==> v29 <==
Design CS, start of the top module:
module CS(clk, reset, X, Y);
	input clk, reset; 
	input [7:0] X;
	output [9:0] Y;
	reg [9:0] X1,X2, X3, X4, X5, X6, X7, X8, X9;
	wire[9:0] avg_w;
	reg [9:0] avg;
	reg [9:0] appr;
	wire[9:0] Y_keep_w;
	reg [9:0] Y;
	reg [12:0] avg_dividend;
	reg [12:0] Y_dividend;
	reg [12:0] total_num;
	reg [9:0] least;
	wire [12:0] avg_dis = 13'd9;
	wire [12:0] Y_dis = 13'd8;
	always @(negedge clk) begin
		if(reset) begin
			X1 <= 0; X2 <= 0; X3 <= 0; X4 <= 0; X5 <= 0; X6 <= 0; X7 <= 0; X8 <= 0; X9 <= 0;
			avg_dividend <= 0;
			total_num <= 0;
		end  
		else begin 
			if (total_num < 9)
				total_num <= total_num + 1;
			X1 <= X2;
			X2 <= X3;
			X3 <= X4;
			X4 <= X5;
			X5 <= X6;
			X6 <= X7;
			X7 <= X8;
			X8 <= X9;
			X9 <= X;
			avg_dividend <= X2+X3+X4+X5+X6+X7+X8+X9+X; 	
		end  
	end  
	calc c1(avg_dividend, avg_dis, avg_w);
	always @(*) begin
		avg = avg_w;
		appr = X1;
		least = 1000;
		if( (avg >= X1) && (avg - X1) < least) begin
			appr = X1;
  ...
==> flow/config.mk <==
export PLATFORM = sky130hd
export DESIGN_NAME = CS
export DESIGN_NICKNAME = CS
export VERILOG_FILES = /design/flow/design.v
export SDC_FILE = /design/flow/constraint.sdc
export NUM_CORES = 4
export LEC_CHECK = 0
export ABC_AREA = 0
export CAP_MARGIN = 20
export CORE_ASPECT_RATIO = 0.5
export CORE_MARGIN = 5
export CORE_UTILIZATION = 59
export CTS_CLUSTER_SIZE = 98
export SLEW_MARGIN = 20
export TNS_END_PERCENT = 15
==> flow/constraint.sdc <==
create_clock -name core_clock -period 70.0 [get_ports {clk}]
set_input_delay 14.0000 -clock core_clock [delete_from_list [all_inputs] [get_ports {clk}]]
set_output_delay 14.0000 -clock core_clock [all_outputs]
set_load 0.01 [all_outputs]
run.sh (not shown) runs the stock make flow with config.mk's settings and CLKGATE_MAP_FILE=.
==> v10 (differences from v29) <==
ABC_AREA = 1   (was 0)
CORE_ASPECT_RATIO = 1.58   (was 0.5)
CORE_MARGIN = 2   (was 5)
CORE_UTILIZATION = 72   (was 59)
CTS_CLUSTER_SIZE = 99   (was 98)
SETUP_SLACK_MARGIN = 3.68   (was not set)
TNS_END_PERCENT = 10   (was 15)
==> flow/constraint.sdc (replaced) <==
create_clock -name core_clock -period 13.5 [get_ports {clk}]
set_input_delay 2.7000 -clock core_clock [delete_from_list [all_inputs] [get_ports {clk}]]
set_output_delay 2.7000 -clock core_clock [all_outputs]
set_load 0.01 [all_outputs]
==> v28 (differences from v29) <==
ABC_AREA = 1   (was 0)
CORE_ASPECT_RATIO = not set   (was 0.5)
CORE_MARGIN = 3   (was 5)
CORE_UTILIZATION = 72   (was 59)
CTS_CLUSTER_DIAMETER = 267   (was not set)
CTS_CLUSTER_SIZE = 36   (was 98)
GPL_ROUTABILITY_DRIVEN = 0   (was not set)
GPL_TIMING_DRIVEN = 0   (was not set)
MAX_ROUTING_LAYER = met5   (was not set)
MIN_ROUTING_LAYER = met1   (was not set)
SLEW_MARGIN = 5   (was 20)
TNS_END_PERCENT = 25   (was 15)
==> results <==
v28 completed with no timing, DRC or antenna violations. v29 completed without violations. v10 never finished: it broke off in 3_5_place_dp with DPL-0038. Synthesized area is the same in v10 and v28. In v29 the utilization is lower than in v28, by 11 points. Critical path depth: v28 is higher than v29 (53). Register-to-register slack: v28 is better than v29 (1300 ps). In v28 the hold slack is lower than in v29, by 34 ps. Against v29, the sequential share of layout area of v28 is higher by 0.96 points. Of v28 and v29, v29 has the higher non-clock buffer count (gap 58). Count of clock-buffer cells in the layout is the same in v29 and v28.

* * *

==> run K: inputs <==
Starting RTL as in the previous note.
Design CS, start of the top module:
module CS(clk, reset, X, Y);
	input clk, reset; 
	input [7:0] X;
	output [9:0] Y;
	reg [9:0] X1,X2, X3, X4, X5, X6, X7, X8, X9;
	wire[9:0] avg_w;
	reg [9:0] avg;
	reg [9:0] appr;
	wire[9:0] Y_keep_w;
	reg [9:0] Y;
	reg [12:0] avg_dividend;
	reg [12:0] Y_dividend;
	reg [12:0] total_num;
	reg [9:0] least;
	wire [12:0] avg_dis = 13'd9;
	wire [12:0] Y_dis = 13'd8;
	always @(negedge clk) begin
		if(reset) begin
			X1 <= 0; X2 <= 0; X3 <= 0; X4 <= 0; X5 <= 0; X6 <= 0; X7 <= 0; X8 <= 0; X9 <= 0;
			avg_dividend <= 0;
			total_num <= 0;
		end  
		else begin 
			if (total_num < 9)
				total_num <= total_num + 1;
			X1 <= X2;
			X2 <= X3;
			X3 <= X4;
			X4 <= X5;
			X5 <= X6;
			X6 <= X7;
			X7 <= X8;
			X8 <= X9;
			X9 <= X;
			avg_dividend <= X2+X3+X4+X5+X6+X7+X8+X9+X; 	
		end  
	end  
	calc c1(avg_dividend, avg_dis, avg_w);
	always @(*) begin
		avg = avg_w;
		appr = X1;
		least = 1000;
		if( (avg >= X1) && (avg - X1) < least) begin
			appr = X1;
			least = avg - X1;
		end
		if(avg >= X2 && (avg - X2) < least) begin
			appr = X2;
			least = avg - X2;
		end
		if(avg >= X3 && (avg - X3) < least) begin
			appr = X3;
			least = avg - X3;
		end
		if(avg >= X4 && (avg - X4) < least) begin
			appr = X4;
			least = avg - X4;
		end
		if(avg >= X5 && (avg - X5) < least) begin
			appr = X5;
			least = avg - X5;
		end
		if(avg >= X6 && (avg - X6) < least) begin
			appr = X6;
			least = avg - X6;
		end
		if(avg >= X7 && (avg - X7) < least) begin
  ...
==> flow/config.mk <==
export PLATFORM = sky130hd
export DESIGN_NAME = CS
export DESIGN_NICKNAME = CS
export VERILOG_FILES = /design/flow/design.v
export SDC_FILE = /design/flow/constraint.sdc
export NUM_CORES = 4
export LEC_CHECK = 0
export ABC_AREA = 1
export CAP_MARGIN = 20
export CELL_PAD_IN_SITES_GLOBAL_PLACEMENT = 3
export CORE_MARGIN = 5
export CORE_UTILIZATION = 41
export CTS_CLUSTER_DIAMETER = 157
export CTS_CLUSTER_SIZE = 98
export GPL_ROUTABILITY_DRIVEN = 0
export HOLD_SLACK_MARGIN = 0.3
export MAX_ROUTING_LAYER = met4
export PLACE_DENSITY_LB_ADDON = 0.04
export SETUP_SLACK_MARGIN = -1.89
export SLEW_MARGIN = 20
export TNS_END_PERCENT = 5
==> flow/constraint.sdc <==
create_clock -name core_clock -period 63.8 [get_ports {clk}]
set_input_delay 12.7600 -clock core_clock [delete_from_list [all_inputs] [get_ports {clk}]]
set_output_delay 12.7600 -clock core_clock [all_outputs]
set_load 0.01 [all_outputs]
==> run E (differences from run K) <==
- CELL_PAD_IN_SITES_GLOBAL_PLACEMENT: 3 -> default
- CORE_MARGIN: 5 -> 2
- CORE_UTILIZATION: 41 -> 72
- CTS_CLUSTER_DIAMETER: 157 -> default
- CTS_CLUSTER_SIZE: 98 -> default
- GPL_ROUTABILITY_DRIVEN: 0 -> default
- HOLD_SLACK_MARGIN: 0.3 -> default
- MAX_ROUTING_LAYER: met4 -> default
- PLACE_DENSITY_LB_ADDON: 0.04 -> default
- SETUP_SLACK_MARGIN: -1.89 -> default
- TNS_END_PERCENT: 5 -> default
==> flow/constraint.sdc (replaced) <==
create_clock -name core_clock -period 71.4 [get_ports {clk}]
set_input_delay 14.2800 -clock core_clock [delete_from_list [all_inputs] [get_ports {clk}]]
set_output_delay 14.2800 -clock core_clock [all_outputs]
set_load 0.01 [all_outputs]
==> run Y (differences from run K) <==
- ABC_AREA: 1 -> default
- CELL_PAD_IN_SITES_GLOBAL_PLACEMENT: 3 -> 0
- CORE_MARGIN: 5 -> 2
- CORE_UTILIZATION: 41 -> 70
- CTS_CLUSTER_DIAMETER: 157 -> default
- CTS_CLUSTER_SIZE: 98 -> 66
- HOLD_SLACK_MARGIN: 0.3 -> -0.08
- PLACE_DENSITY: default -> 0.35
- PLACE_DENSITY_LB_ADDON: 0.04 -> default
- SETUP_SLACK_MARGIN: -1.89 -> 5.0
- TNS_END_PERCENT: 5 -> 60
==> notes <==
Run E ran to the end with no violations. Run K completed without violations. Run Y stopped in global routing (5_1_grt) (ODB-0269). Count of clock-buffer cells in the layout is the same in run E and run K. Against run K, the sequential share of layout area of run E is higher by 0.34 points. Synthesized cell count is the same in run K and run E. Against run E, the non-clock buffer count of run K is higher by 16. Sequential cell count is the same in run E and run K. In run E the utilization is higher than in run K, by 34 points.
==> figures <==
metric                                                    run E                      run Y                   run K
Result of the run              no timing/DRC/antenna violations  aborted with a tool error  no timing/DRC/antenna violations
Failing step                                                  -   global routing (5_1_grt)                       -
Resized Gates After CTS                                       0                        168                       0
Worst hold path cell count                                    2                          -                       2
Row Count                                                    53                         55                      71
Worst min path class                     flip-flop to flip-flop                          -  flip-flop to flip-flop
Post-synth design cell area                           15530 um2                  15880 um2               15530 um2
Placed cell areas                                     15970 um2                  17240 um2               16400 um2
Number of max-cap violations                                  0                          -                       0
Post-layout utilization of the core                      79.81%                          -                  45.98%
Final HPWL DP                                          35290 um                   37120 um                39710 um
Cell repeated most along the worst path                 nand2_1                          -                 nand2_1
Final-stage net count                                      2708                          -                    2724
Met2 wire len                                          21560 um                          -                22790 um
Inverters                                                   407                          -                     407
XOR/XNOR share of the synthesized area                   5.855%                     5.830%                  5.855%
Comb. cell area                                       11720 um2                          -               11760 um2

* * *

==> job 922: inputs <==
==> flow/design.v <==
module CS(clk, reset, X, Y);
	input clk, reset; 
	input [7:0] X;
	output [9:0] Y;
	reg [9:0] X1,X2, X3, X4, X5, X6, X7, X8, X9;
	wire[9:0] avg_w;
	reg [9:0] avg;
	reg [9:0] appr;
	wire[9:0] Y_keep_w;
	reg [9:0] Y;
	reg [12:0] avg_dividend;
	reg [12:0] Y_dividend;
	reg [12:0] total_num;
	reg [9:0] least;
	wire [12:0] avg_dis = 13'd9;
	wire [12:0] Y_dis = 13'd8;
	always @(negedge clk) begin
		if(reset) begin
			X1 <= 0; X2 <= 0; X3 <= 0; X4 <= 0; X5 <= 0; X6 <= 0; X7 <= 0; X8 <= 0; X9 <= 0;
			avg_dividend <= 0;
			total_num <= 0;
		end  
		else begin 
			if (total_num < 9)
				total_num <= total_num + 1;
			X1 <= X2;
			X2 <= X3;
			X3 <= X4;
			X4 <= X5;
			X5 <= X6;
			X6 <= X7;
			X7 <= X8;
			X8 <= X9;
			X9 <= X;
			avg_dividend <= X2+X3+X4+X5+X6+X7+X8+X9+X; 	
		end  
	end  
	calc c1(avg_dividend, avg_dis, avg_w);
	always @(*) begin
		avg = avg_w;
		appr = X1;
		least = 1000;
		if( (avg >= X1) && (avg - X1) < least) begin
			appr = X1;
			least = avg - X1;
		end
		if(avg >= X2 && (avg - X2) < least) begin
			appr = X2;
			least = avg - X2;
		end
		if(avg >= X3 && (avg - X3) < least) begin
			appr = X3;
			least = avg - X3;
		end
		if(avg >= X4 && (avg - X4) < least) begin
			appr = X4;
			least = avg - X4;
		end
		if(avg >= X5 && (avg - X5) < least) begin
			appr = X5;
			least = avg - X5;
		end
		if(avg >= X6 && (avg - X6) < least) begin
			appr = X6;
			least = avg - X6;
		end
		if(avg >= X7 && (avg - X7) < least) begin
			appr = X7;
			least = avg - X7;
		end
		if(avg >= X8 && (avg - X8) < least) begin
			appr = X8;
			least = avg - X8;
		end
		if(avg >= X9 && (avg - X9) < least) begin
			appr = X9;
			least = avg - X9;
		end
		Y_dividend = avg_dividend + avg_dis*appr;
	end  
	calc c2(Y_dividend, Y_dis, Y_keep_w);	
	always @(posedge clk) begin
		if (total_num >= 9)
			Y <= Y_keep_w;
	end 
endmodule
module  calc
    #(parameter width=13)   
	(dividend, divisor, merchant);
	input [width-1:0]       dividend;   
	input [width-1:0]       divisor;   
	output [width-1:0]      merchant;   
	reg [width-1:0]     	temp_dividend;  
	reg [width-1:0]      	temp_divisor;  
	reg [2*width-1:0]    	temp_did;
	reg [2*width-1:0]   	temp_dis;
	reg [width-1:0]      	merchant;   
	reg [width-1:0]      	remainder;   
	integer 		i;
    always @(*) begin
		temp_dividend = dividend;
		temp_divisor = divisor;	
	end
    always @(*) begin
		temp_did = {{width{1'b0}}, temp_dividend};
		temp_dis = {temp_divisor, {width{1'b0}}};
		for(i = 0; i < width; i = i +1) begin
			temp_did = temp_did << 1;
			if(temp_did >= temp_dis) 
				temp_did = temp_did - temp_dis + 1'b1;
			else 
				temp_did = temp_did;
		end  
		merchant = temp_did[width-1:0];
		remainder = temp_did[width*2-1: width];
	end  
endmodule
==> flow/run.sh <==
#!/bin/bash
# the make line also repeats each setting of config.mk as NAME=value (left out here)
make -C /OpenROAD-flow-scripts/flow DESIGN_CONFIG=/design/flow/config.mk WORK_HOME=/design/flow/orfs CLKGATE_MAP_FILE= finish
==> flow/config.mk <==
export PLATFORM = sky130hd
export DESIGN_NAME = CS
export DESIGN_NICKNAME = CS
export VERILOG_FILES = /design/flow/design.v
export SDC_FILE = /design/flow/constraint.sdc
export NUM_CORES = 4
export LEC_CHECK = 0
export ABC_AREA = 1
export CAP_MARGIN = 20
export CORE_MARGIN = 2
export CORE_UTILIZATION = 72
export CTS_CLUSTER_SIZE = 36
export PLACE_DENSITY_LB_ADDON = 0.28
export SLEW_MARGIN = 20
export TNS_END_PERCENT = 5
==> flow/constraint.sdc <==
create_clock -name core_clock -period 55.4 [get_ports {clk}]
set_input_delay 11.0800 -clock core_clock [delete_from_list [all_inputs] [get_ports {clk}]]
set_output_delay 11.0800 -clock core_clock [all_outputs]
set_load 0.01 [all_outputs]
==> job 5371 (differences from job 922) <==
- ABC_AREA: 1 -> default
- CORE_UTILIZATION: 72 -> 40
- CTS_CLUSTER_SIZE: 36 -> default
- MAX_ROUTING_LAYER: default -> met4
- PLACE_DENSITY_LB_ADDON: 0.28 -> default
- TNS_END_PERCENT: 5 -> 85
==> flow/constraint.sdc (replaced) <==
create_clock -name core_clock -period 70.0 [get_ports {clk}]
set_input_delay 14.0000 -clock core_clock [delete_from_list [all_inputs] [get_ports {clk}]]
set_output_delay 14.0000 -clock core_clock [all_outputs]
set_load 0.01 [all_outputs]
==> comparison <==
- Against job 5371, the die area of job 922 is smaller by about 45%.
- Against job 5371, the synthesized cell count of job 922 is larger by about 17%.
- In job 922 the area after synthesis is smaller than in job 5371, by 2.2%.
- Job 5371 went through all stages and came out clean. Job 922 stopped in 5_1_grt.
